==> quartz <==
// auv_top
module auv_top #(
    parameter integer ADDR_WIDTH = 24,
    parameter integer ROM_SIZE = 16384,
    parameter [ADDR_WIDTH-1:0] RST_VECTOR = 'h0,
    localparam integer RomSizeWords = ROM_SIZE / 4,
    localparam integer RomWidth = $clog2(RomSizeWords)
) (
    input   logic                       clk, rst_n,
    output  logic   [RomWidth-1:0]      imem_adr,
    input   logic   [31:0]              imem_dat,
    output  logic   [ADDR_WIDTH-1:0]    wb_adr_o,
    input   logic   [15:0]              wb_dat_i,
    output  logic   [15:0]              wb_dat_o,
    output  logic   [ 1:0]              wb_sel_o,
    output  logic                       wb_we_o, wb_stb_o, wb_cyc_o,
    input   logic                       wb_ack_i, wb_stall_i
);
    logic [ADDR_WIDTH-3:0] id_pc, ex_pc;
    logic [31:0] if_inst;
    logic [31:0] id_imm;
    logic [3:0] id_rs1, id_rs2, id_rd;
    logic [2:0] id_funct3;
    logic id_pop, id_alu_en, id_mem_access, id_pc_wr, id_branch, id_mem_wr;
    logic id_reg_wr, id_link;
    logic id_alu_alt, id_zba_shadd, id_zbs_bclrbext, id_zbs_binv, id_zbs_bset;
    logic id_sel_op1;
    logic id_sel_op2;
    logic [31:0] reg_rs1, reg_rs2;
    logic [ADDR_WIDTH-1:0] ex_pc_wr;
    logic [31:0] ex_reg_wr_dat;
    logic ex_jmp, ex_stall, ex_flush;
    logic ex_reg_wr;
    logic boot;
    always_ff @( posedge clk or negedge rst_n )
        if (~rst_n)
            boot <= 1;
        else
            boot <= 0;
    logic [ADDR_WIDTH-3:0] pc_wr;
    logic jmp, flush;
    assign pc_wr = boot ? RST_VECTOR[ADDR_WIDTH-1:2] : ex_pc_wr[ADDR_WIDTH-1:2];
    assign jmp = ex_jmp | boot;
    assign flush = ex_flush | boot;
    auv_fetch #(
        .ADDR_WIDTH         ( ADDR_WIDTH        ),
  ...
Settings: LEC_CHECK=0, CAP_MARGIN=20, CORE_ASPECT_RATIO=0.91, CORE_MARGIN=3, CORE_UTILIZATION=72, CTS_CLUSTER_DIAMETER=29, CTS_CLUSTER_SIZE=45, PLACE_DENSITY_LB_ADDON=0.22, SLEW_MARGIN=15, TNS_END_PERCENT=40; clock period 14.1 ns.
run.sh (not shown) runs the stock make flow with config.mk's settings and CLKGATE_MAP_FILE=.
==> violet (differences from quartz) <==
Settings changed: CORE_ASPECT_RATIO 0.91 to 0.55, CORE_MARGIN 3 to 7, CORE_UTILIZATION 72 to 27, CTS_CLUSTER_DIAMETER 29 to not set, CTS_CLUSTER_SIZE 45 to 80, GPL_ROUTABILITY_DRIVEN set to 1, GPL_TIMING_DRIVEN set to 1, PLACE_DENSITY set to 0.75, PLACE_DENSITY_LB_ADDON 0.22 to not set, SETUP_SLACK_MARGIN set to 1.61, SLEW_MARGIN 15 to 20, TNS_END_PERCENT 40 to not set.
==> flow/constraint.sdc (replaced) <==
create_clock -name core_clock -period 10.7 [get_ports {clk}]
set_input_delay 2.1400 -clock core_clock [delete_from_list [all_inputs] [get_ports {clk}]]
set_output_delay 2.1400 -clock core_clock [all_outputs]
set_load 0.01 [all_outputs]
==> comparison <==
violet completed with no timing, DRC or antenna violations. quartz never finished: it broke off in 5_1_grt.
Against violet, the die size of quartz is smaller by about 60%.
In synthesized area, quartz and violet do not differ.
Synthesized cell count is the same in violet and quartz.

* * *

==> v27 <==
auv_top again, from the RTL that the note above started with.
Settings: LEC_CHECK=0, CAP_MARGIN=20, CORE_ASPECT_RATIO=0.91, CORE_MARGIN=3, CORE_UTILIZATION=72, CTS_CLUSTER_SIZE=45, PLACE_DENSITY=0.35, SETUP_SLACK_MARGIN=-0.92, SLEW_MARGIN=15; clock period 13.5 ns.
==> v32: changes against v27 <==
CORE_ASPECT_RATIO = default   (was 0.91)
CORE_MARGIN = 2   (was 3)
CORE_UTILIZATION = 54   (was 72)
CTS_CLUSTER_SIZE = default   (was 45)
PLACE_DENSITY = default   (was 0.35)
SETUP_SLACK_MARGIN = default   (was -0.92)
SLEW_MARGIN = 20   (was 15)
==> flow/constraint.sdc (replaced) <==
create_clock -name core_clock -period 11.6 [get_ports {clk}]
set_input_delay 2.3200 -clock core_clock [delete_from_list [all_inputs] [get_ports {clk}]]
set_output_delay 2.3200 -clock core_clock [all_outputs]
set_load 0.01 [all_outputs]
==> v10: changes against v27 <==
CORE_ASPECT_RATIO = default   (was 0.91)
CORE_MARGIN = 2   (was 3)
CORE_UTILIZATION = 52   (was 72)
CTS_CLUSTER_SIZE = default   (was 45)
PLACE_DENSITY = default   (was 0.35)
SETUP_SLACK_MARGIN = default   (was -0.92)
SLEW_MARGIN = 20   (was 15)
==> flow/constraint.sdc (replaced) <==
create_clock -name core_clock -period 6.5 [get_ports {clk}]
set_input_delay 1.3000 -clock core_clock [delete_from_list [all_inputs] [get_ports {clk}]]
set_output_delay 1.3000 -clock core_clock [all_outputs]
set_load 0.01 [all_outputs]
==> comparison <==
Final cell count: v10 is larger than v32 (9.4%). Routed wire length: v32 is smaller than v10 (6.3%). Clock-buffer cell count: v10 is higher than v32 (13). v10 produced a layout that fails on setup timing. v32 produced a clean layout. v27 died in 5_1_grt on ODB-0269. Against v10, the power of v32 is smaller by about 47%. In v10 the critical path depth is higher than in v32, by 1.
==> figures <==
| metric | v27 | v10 | v32 |
|---|---|---|---|
| Outcome | did not finish | finished with violations | complete, no violations |
| Last stage reached | 5_1_grt | - | - |
| Reasons for failing layout checks | - | setup timing | - |
| Full die area | 69,500 um^2 | 94,300 um^2 | 90,900 um^2 |
| Tap cells | - | 1,186 | 1,165 |
| Fraction of area in clock buffers and inverters | - | 4.11% | 4.57% |
| Post-layout utilization of the core | - | 63.8% | 60.3% |
| Net Sw Power | - | 0.00481 W | 0.00255 W |
| Setup Viol. Count Final | - | 19 | 0 |
| Required time at the endpoint of the critical path | - | 5.20 ns | 9.28 ns |
| Arrival time of the worst setup path | - | 5.59 ns | 8.72 ns |
| Max Used Layer | - | met5 | met5 |
| Row count | 89 | 111 | 109 |
Power is estimated from default activity; no workload was simulated.
